==> job 6394: inputs <==
==> flow/design.v (excerpt) <==
module k580vm80a
(
   input         pin_clk,        
   input         pin_f1,         
   input         pin_f2,         
   input         pin_reset,      
   output [15:0] pin_a,          
   output  [7:0] pin_dout,       
   input   [7:0] pin_din,        
   output        pin_aena,       
   output        pin_dena,       
   input         pin_hold,      
   output        pin_hlda,      
   input         pin_ready,     
   output        pin_wait,      
   input         pin_int,       
   output        pin_inte,      
   output        pin_sync,      
   output        pin_dbin,      
   output        pin_wr_n
);
Settings: LEC_CHECK=0, ABC_AREA=1, CAP_MARGIN=20, CELL_PAD_IN_SITES_GLOBAL_PLACEMENT=2, CORE_ASPECT_RATIO=0.97, CORE_MARGIN=3, CORE_UTILIZATION=62, MAX_ROUTING_LAYER=met5, MIN_ROUTING_LAYER=met2, PLACE_DENSITY=0.53, SLEW_MARGIN=20; clock period 3.88 ns.
run.sh (not shown) runs the stock make flow with config.mk's settings and CLKGATE_MAP_FILE=.
==> job 8806 (differences from job 6394) <==
==> flow/config.mk (replaced) <==
export PLATFORM = sky130hd
export DESIGN_NAME = k580vm80a
export DESIGN_NICKNAME = k580vm80a
export VERILOG_FILES = /design/flow/design.v
export SDC_FILE = /design/flow/constraint.sdc
export NUM_CORES = 4
export LEC_CHECK = 0
export ABC_AREA = 1
export CAP_MARGIN = 20
export CORE_MARGIN = 2
export CORE_UTILIZATION = 66
export SLEW_MARGIN = 20
==> flow/constraint.sdc (replaced) <==
create_clock -name core_clock -period 3.6 [get_ports {pin_clk}]
set_input_delay 0.7200 -clock core_clock [delete_from_list [all_inputs] [get_ports {pin_clk}]]
set_output_delay 0.7200 -clock core_clock [all_outputs]
set_load 0.01 [all_outputs]
==> job 7071 (differences from job 6394) <==
==> flow/config.mk (replaced) <==
export PLATFORM = sky130hd
export DESIGN_NAME = k580vm80a
export DESIGN_NICKNAME = k580vm80a
export VERILOG_FILES = /design/flow/design.v
export SDC_FILE = /design/flow/constraint.sdc
export NUM_CORES = 4
export LEC_CHECK = 0
export CAP_MARGIN = 20
export CORE_MARGIN = 2
export CORE_UTILIZATION = 40
export CTS_CLUSTER_SIZE = 56
export SLEW_MARGIN = 20
export TNS_END_PERCENT = 60
==> notes <==
In job 7071 the critical path depth is lower than in job 8806, by 4. Of job 8806 and job 7071, job 8806 has the higher total power (gap 5.4%, measured against job 7071). In job 8806 the clock skew is higher than in job 7071, by 0.0014 ns. Job 6394 died in 3_1_place_gp_skip_io. Job 7071 finished but fails on setup timing. Job 8806 produced a layout that fails on setup timing. Against job 8806, the global-route usage of job 7071 is lower by 17 points. The lowest die area belongs to job 8806, the highest to job 7071.
==> figures <==
| metric | job 6394 | job 8806 | job 7071 |
|---|---|---|---|
| Plain + repair buffers | - | 286 | 274 |
| Clock buffer depth | - | 3 | 3 |
| Via count | - | 14200 | 12600 |
| Setup repair bufs after CTS | - | 22 | 20 |
| Fraction of the cycle the final worst path needs | - | 123% | 105% |
| Number of nets produced by synthesis | 1402 | 1402 | 1357 |
| Met3 wire length | - | 10700 um | 4890 um |
| Result of the run | did not finish | failed layout checks | failed layout checks |
| Failing step | 3_1_place_gp_skip_io | - | - |
| Layout check failures | - | setup timing | setup timing |
| End of the critical path | - | r16_bc[13]$_DFFE_PP_ | r16_de[12]$_DFFE_PP_ |
| Relative contribution of combinational cells to total power | - | 22.9% | 21.2% |
| Area of the multi-input gates | - | 5380 um2 | 6570 um2 |
| Routed wire length | - | 59300 um | 51200 um |

* * *

==> v15: inputs <==
k580vm80a again, from the RTL that the note above started with.
export LEC_CHECK = 0
export ABC_AREA = 1
export CAP_MARGIN = 20
export CORE_MARGIN = 2
export CORE_UTILIZATION = 31
export MAX_ROUTING_LAYER = met4
export SLEW_MARGIN = 40
create_clock -name core_clock -period 4.55 [get_ports {pin_clk}]
==> v14 (differences from v15) <==
- ABC_AREA: 1 -> unset
- CORE_UTILIZATION: 31 -> 68
- CTS_CLUSTER_SIZE: unset -> 29
- MAX_ROUTING_LAYER: met4 -> unset
- SLEW_MARGIN: 40 -> 20
==> flow/constraint.sdc (replaced) <==
create_clock -name core_clock -period 3.73 [get_ports {pin_clk}]
set_input_delay 0.7460 -clock core_clock [delete_from_list [all_inputs] [get_ports {pin_clk}]]
set_output_delay 0.7460 -clock core_clock [all_outputs]
set_load 0.01 [all_outputs]
==> v16 (differences from v15) <==
- ABC_AREA: 1 -> unset
- CORE_UTILIZATION: 31 -> 40
- MAX_ROUTING_LAYER: met4 -> unset
- SLEW_MARGIN: 40 -> 20
==> flow/constraint.sdc (replaced) <==
create_clock -name core_clock -period 6.48 [get_ports {pin_clk}]
set_input_delay 1.2960 -clock core_clock [delete_from_list [all_inputs] [get_ports {pin_clk}]]
set_output_delay 1.2960 -clock core_clock [all_outputs]
set_load 0.01 [all_outputs]
==> summary of the runs <==
v15 ran to the end with no violations. v14 finished but fails on negative setup slack. v16 passed the timing, DRC and antenna checks. Against v15, the synthesized cell count of v16 is smaller by about 3.3%. Final cell count, highest first: v15, v14, v16. Power, highest first: v14, v15, v16. First-iteration DRC count: v15 is smaller than v16 (about 23%). In v14 the fmax is lower than in v15, by 5.8%. Against v16, the die size of v15 is larger by about 20%.

* * *

==> inputs of run a <==
k580vm80a again, from the RTL that the note above started with.
export LEC_CHECK = 0
export ABC_AREA = 1
export CAP_MARGIN = 20
export CELL_PAD_IN_SITES_GLOBAL_PLACEMENT = 2
export CORE_ASPECT_RATIO = 0.97
export CORE_MARGIN = 3
export CORE_UTILIZATION = 62
export MAX_ROUTING_LAYER = met5
export SLEW_MARGIN = 20
create_clock -name core_clock -period 3.88 [get_ports {pin_clk}]
==> run b: changes against run a <==
CELL_PAD_IN_SITES_GLOBAL_PLACEMENT = default   (was 2)
CORE_ASPECT_RATIO = default   (was 0.97)
CORE_MARGIN = 2   (was 3)
CORE_UTILIZATION = 72   (was 62)
CTS_CLUSTER_SIZE = 14   (was default)
MAX_ROUTING_LAYER = default   (was met5)
==> flow/constraint.sdc (replaced) <==
create_clock -name core_clock -period 3.84 [get_ports {pin_clk}]
set_input_delay 0.7680 -clock core_clock [delete_from_list [all_inputs] [get_ports {pin_clk}]]
set_output_delay 0.7680 -clock core_clock [all_outputs]
set_load 0.01 [all_outputs]
==> flow_metrics.py <==
# Physical implementation metrics
metrics = {
    "synth": {
        "numSynthFlops": 253,
        "synth_seq_share_pct": 57.2,
        "ys_sh_adder_pct": 2.30,
        "edf_count": 245,
    },
    "status": {
        "status": "did not finish",
        "stop_error": "[ERROR GRT-0232] Routing congestion too high. Check the congestion heatmap in the GUI.",
        "stop_stage": "5_1_grt",
    },
    "floorplan": {
        "fp_util_pct": 73.2,
        "die_width_um": 139,
        "die_area_um2": 19400,
        "coreArea_um2": 18000,
        "chipHeight_um": 139,
    },
    "clocking": {
        "cts_buffer_depth": 3,
        "cts.htree.levels": 1,
    },
    "place": {
        "preCtsSetupSlack_ns": -0.428,
    },
}
The numbers above come from run b.

==> flow_metrics.py <==
# Physical implementation metrics
metrics = {
    "status": {
        "status": "did not finish",
        "stop_stage": "3_1_place_gp_skip_io",
        "stop_error": "[ERROR GPL-0301] Utilization 111.578 % exceeds 100%.",
    },
    "synth": {
        "yosys_area_um2": 13200,
        "synth_seq_share_pct": 57.2,
        "ys_sh_adder_pct": 2.30,
        "edf_count": 245,
        "largest_area_cell": "edfxtp_1",
        "top_cells_by_area": "edfxtp_1 56%, nand2_1 7.8%, inv_1 5.5%",
        "numSynthFlops": 253,
        "yosys.area_share.xor_xnor_pct": 1.53,
    },
    "floorplan": {
        "fp_util_pct": 64.2,
        "die_area_um2": 23000,
        "chipHeight_um": 149,
        "coreArea_um2": 20500,
    },
}
The numbers above come from run a.


* * *

==> job 4757 <==
Starting RTL as in the previous note.
export LEC_CHECK = 0
export ABC_AREA = 1
export CAP_MARGIN = 20
export CELL_PAD_IN_SITES_DETAIL_PLACEMENT = 0
export CELL_PAD_IN_SITES_GLOBAL_PLACEMENT = 0
export CORE_MARGIN = 2
export CORE_UTILIZATION = 71
export CTS_CLUSTER_DIAMETER = 189
export CTS_CLUSTER_SIZE = 15
export GPL_ROUTABILITY_DRIVEN = 0
export GPL_TIMING_DRIVEN = 1
export MAX_ROUTING_LAYER = met5
export PLACE_DENSITY_LB_ADDON = 0.06
export SLEW_MARGIN = 30
create_clock -name core_clock -period 3.6 [get_ports {pin_clk}]
==> job 729: changes against job 4757 <==
ABC_AREA = default   (was 1)
CELL_PAD_IN_SITES_DETAIL_PLACEMENT = default   (was 0)
CELL_PAD_IN_SITES_GLOBAL_PLACEMENT = default   (was 0)
CORE_UTILIZATION = 57   (was 71)
CTS_CLUSTER_DIAMETER = default   (was 189)
CTS_CLUSTER_SIZE = default   (was 15)
GPL_ROUTABILITY_DRIVEN = default   (was 0)
GPL_TIMING_DRIVEN = default   (was 1)
MAX_ROUTING_LAYER = default   (was met5)
PLACE_DENSITY_LB_ADDON = default   (was 0.06)
SLEW_MARGIN = 20   (was 30)
==> flow/constraint.sdc (replaced) <==
create_clock -name core_clock -period 6.29 [get_ports {pin_clk}]
set_input_delay 1.2580 -clock core_clock [delete_from_list [all_inputs] [get_ports {pin_clk}]]
set_output_delay 1.2580 -clock core_clock [all_outputs]
set_load 0.01 [all_outputs]
==> summary of the runs <==
Of job 729 and job 4757, job 729 has the higher die size (gap 32%, measured against job 4757).
Job 729 finished clean. Job 4757 aborted during global routing (5_1_grt), error GRT-0232.
Against job 4757, the area after synthesis of job 729 is larger by about 7%.
Of job 4757 and job 729, job 4757 has the higher synthesized cell count (gap about 3.4%, measured against job 729).
==> figures <==
metric                                                job 729                   job 4757
Chip height                                            161 µm                     140 µm
Xor+xnor area frac                                      1.80%                      1.53%
Half-perimeter wire length after placement            34.6 mm                    29.8 mm
Multiplexer fraction of the synthesized cell area       1.25%                         0%
Area leader share                                       52.2%                      55.9%
Outcome                      no timing/DRC/antenna violations  aborted with a tool error
Stage where the flow stopped                                -   global routing (5_1_grt)
Post-synthesis cell area                           14,100 µm²                 13,200 µm²
Total cell area reported by yosys after synthesis  14,100 µm²                 13,200 µm²
Synthesized netlist net count                           1,357                      1,402
Simple-gate share of the synthesized area               16.0%                      19.0%
Synth Instances                                         1,319                      1,364
Setup Slack @ Placement                              0.613 ns                  -0.603 ns
Adder-Cell Fraction of Synth Area                       2.15%                      2.30%
Cell area reported after detailed placement        15,000 µm²                 15,100 µm²
Top-count cell post-synth                            edfxtp_1                    nand2_1
Row count                                                  57                         49
Area enclosed by the die boundary                  26,000 µm²                 19,600 µm²
Core outline area                                  24,300 µm²                 18,100 µm²
Cell count listed in synth_stat.txt                     1,319                      1,364
Die boundary width                                     161 µm                     140 µm
Inst Count DP                                           1,657                      1,778

* * *

==> 03-07: inputs <==
k580vm80a again, from the RTL that the note above started with.
clock: 3.88 ns
lec_check: 0
abc_area: 1
cap_margin: 20
core_margin: 2
core_utilization: 72
max_routing_layer: met5
setup_slack_margin: 1.02
slew_margin: 40
==> 03-28 (differences from 03-07) <==
Settings changed: CORE_UTILIZATION 72 to 68, CTS_CLUSTER_DIAMETER set to 360, CTS_CLUSTER_SIZE set to 14, MAX_ROUTING_LAYER met5 to unset, PLACE_DENSITY_LB_ADDON set to 0.06, SETUP_SLACK_MARGIN 1.02 to unset, SLEW_MARGIN 40 to 20.
==> flow/constraint.sdc (replaced) <==
create_clock -name core_clock -period 3.71 [get_ports {pin_clk}]
set_input_delay 0.7420 -clock core_clock [delete_from_list [all_inputs] [get_ports {pin_clk}]]
set_output_delay 0.7420 -clock core_clock [all_outputs]
set_load 0.01 [all_outputs]
==> 03-19 (differences from 03-07) <==
Settings changed: CELL_PAD_IN_SITES_GLOBAL_PLACEMENT set to 2, CORE_MARGIN 2 to 3, SLEW_MARGIN 40 to 20.
==> 10-21 (differences from 03-07) <==
Settings changed: ABC_AREA 1 to unset, CAP_MARGIN 20 to 35, CORE_MARGIN 2 to 5, CORE_UTILIZATION 72 to 40, CTS_CLUSTER_SIZE set to 56, GPL_TIMING_DRIVEN set to 0, MAX_ROUTING_LAYER met5 to unset, MIN_ROUTING_LAYER set to met1, SETUP_SLACK_MARGIN 1.02 to unset, SLEW_MARGIN 40 to 20, TNS_END_PERCENT set to 40.
==> summary.txt <==
Cells after Synth -> 1364
Run Error -> [ERROR GRT-0232] Routing congestion too high. Check the congestion heatmap in the GUI.
Cell Area, Synth -> 0.0132 sq mm
outcome -> aborted with a tool error
Stop stage -> global routing (5_1_grt)
YS chip area -> 0.0132 sq mm
clock root cell -> clkbuf_16
count leader, synth -> nand2_1
-- figures above: 03-07

==> summary.txt <==
count leader, synth -> edfxtp_1
Final Setup Violations -> 129
PnR worst setup slack -> -434 ps
violated checks -> setup timing
clock root cell -> clkbuf_16
Cell Area, Synth -> 0.0141 sq mm
YS chip area -> 0.0141 sq mm
outcome -> finished with violations
-- figures above: 10-21

==> summary.txt <==
outcome -> aborted with a tool error
Stop stage -> global placement without I/O (3_1_place_gp_skip_io)
Run Error -> [ERROR GPL-0301] Utilization 130.103 % exceeds 100%.
Cell Area, Synth -> 0.0132 sq mm
Cells after Synth -> 1364
-- figures above: 03-19

==> summary.txt <==
Final Setup Violations -> 133
PnR worst setup slack -> -676 ps
outcome -> finished with violations
YS chip area -> 0.0132 sq mm
Cells after Synth -> 1364
violated checks -> setup timing
clock root cell -> clkbuf_16
-- figures above: 03-28


* * *

==> run R <==
k580vm80a again, from the RTL that the note above started with.
// k580vm80a
module k580vm80a
(
   input         pin_clk,        
   input         pin_f1,         
   input         pin_f2,         
   input         pin_reset,      
   output [15:0] pin_a,          
   output  [7:0] pin_dout,       
   input   [7:0] pin_din,        
   output        pin_aena,       
   output        pin_dena,       
   input         pin_hold,      
   output        pin_hlda,      
   input         pin_ready,     
   output        pin_wait,      
   input         pin_int,       
   output        pin_inte,      
   output        pin_sync,      
   output        pin_dbin,      
   output        pin_wr_n
);
wire  [7:0]    d;
reg   [7:0]    db, di;
reg   [15:0]   a;
wire           clk, f1, f2;
reg            abufena, db_ena, db_stb, dbin_pin, dbinf2;
reg            reset;
wire           ready;
wire           dbin_ext;
reg            t851, t404, t382, t383, t712, t735, t773;
reg            hold, hlda_pin;
wire           hlda, h889;
reg            wr_n, t1124, t1011, sync;
wire           ready_int;
reg   [15:0]   r16_pc, r16_hl, r16_de, r16_bc, r16_sp, r16_wz, mxo;
wire  [15:0]   mxi;
wire           mxr0, mxr1, mxr2, mxr3, mxr4, mxr5;
wire           mxwh, mxwl, mxrh, mxrl, mxw16, mxwadr;
wire           dec16, inc16, iad16;
reg            xchg_dh, xchg_tt, t3144;
wire           t1460, t1467, t1513, t1514, t1519;
wire           sy_inta, sy_wo_n, sy_hlta, sy_out, sy_m1, sy_inp, sy_memr;
reg            sy_stack;
wire           thalt, twt2;
reg            t1, t2, tw, t3, t4, t5;
reg            t1f1, t2f1, twf1, t3f1, t4f1, t5f1;
reg            m1, m2, m3, m4, m5;
reg            m1f1, m2f1, m3f1, m4f1, m5f1;
wire           start, ms0, ms1, m836, m839, m871;
reg            eom, t789, t887, t953, t976, t980;
reg            intr, inta, inte, mstart, minta;
wire           irq;
reg   [7:0]    i;
reg            i25, i14, i03;
  ...
Settings: LEC_CHECK=0, CAP_MARGIN=20, CORE_MARGIN=2, CORE_UTILIZATION=72, CTS_CLUSTER_DIAMETER=394, CTS_CLUSTER_SIZE=99, PLACE_DENSITY=0.39, SETUP_SLACK_MARGIN=-0.3, SLEW_MARGIN=20, TNS_END_PERCENT=10; clock period 2.98 ns.
==> inputs of run P, as changes to run R <==
==> flow/config.mk (replaced) <==
export PLATFORM = sky130hd
export DESIGN_NAME = k580vm80a
export DESIGN_NICKNAME = k580vm80a
export VERILOG_FILES = /design/flow/design.v
export SDC_FILE = /design/flow/constraint.sdc
export NUM_CORES = 4
export LEC_CHECK = 0
export CAP_MARGIN = 20
export CORE_MARGIN = 2
export CORE_UTILIZATION = 64
export SLEW_MARGIN = 20
==> flow/constraint.sdc (replaced) <==
create_clock -name core_clock -period 4.13 [get_ports {pin_clk}]
set_input_delay 0.8260 -clock core_clock [delete_from_list [all_inputs] [get_ports {pin_clk}]]
set_output_delay 0.8260 -clock core_clock [all_outputs]
set_load 0.01 [all_outputs]
==> inputs of run H, as changes to run R <==
==> flow/config.mk (replaced) <==
export PLATFORM = sky130hd
export DESIGN_NAME = k580vm80a
export DESIGN_NICKNAME = k580vm80a
export VERILOG_FILES = /design/flow/design.v
export SDC_FILE = /design/flow/constraint.sdc
export NUM_CORES = 4
export LEC_CHECK = 0
export ABC_AREA = 1
export CAP_MARGIN = 20
export CORE_MARGIN = 2
export CORE_UTILIZATION = 66
export CTS_CLUSTER_SIZE = 71
export SLEW_MARGIN = 20
export TNS_END_PERCENT = 75
==> flow/constraint.sdc (replaced) <==
create_clock -name core_clock -period 3.6 [get_ports {pin_clk}]
set_input_delay 0.7200 -clock core_clock [delete_from_list [all_inputs] [get_ports {pin_clk}]]
set_output_delay 0.7200 -clock core_clock [all_outputs]
set_load 0.01 [all_outputs]
==> job_summary.md <==
## Implementation flow summary

| Metric | Value |
|---|---|
| Run status | aborted with a tool error |
| Halt Stage | 5_1_grt |
| Syn Area/Cell | 10.69 um2 |
| Core area | 19330 um2 |
| Aoi share | 21.65% |
| Placed Cells | 1888 |
| Post-CTS Setup Repair Bufs | 10 |
| Yosys top cell by instances | edfxtp_1 |
| Die height | 143.9 um |
(the above is from run R)
==> job_summary.md <==
## Implementation flow summary

| Metric | Value |
|---|---|
| CP endpoint | r16_hl[15] |
| # setup viols final | 56 |
| Commonest cells post-synth | edfxtp_1 (245), nand2_1 (141), nor2_1 (107), a21oi_1 (82), o21ai_0 (81) |
| Core area | 21690 um2 |
| Aoi share | roughly 22% |
| Run status | complete, but fails checks |
| Count of library flops with an enable pin | 245 |
| Post-CTS Setup Repair Bufs | 16 |
| Die height | 152.4 um |
| Syn Area/Cell | 10.69 um2 |
| Final setup margin | -134.8 ps |
| Dominant cell area share | 52.19% |
| SO Faults | setup timing |
(the above is from run P)
==> job_summary.md <==
## Implementation flow summary

| Metric | Value |
|---|---|
| Run status | complete, but fails checks |
| SO Faults | setup timing |
| Placed Cells | ~1800 |
| Syn Area/Cell | 9.645 um2 |
| Core area | 19530 um2 |
| Aoi share | about an eighth |
| # setup viols final | about 130 |
| Post-CTS Setup Repair Bufs | 20 |
| Final setup margin | -692.3 ps |
(the above is from run H)
No activity file was given, so power comes from the tool's default toggle rates.
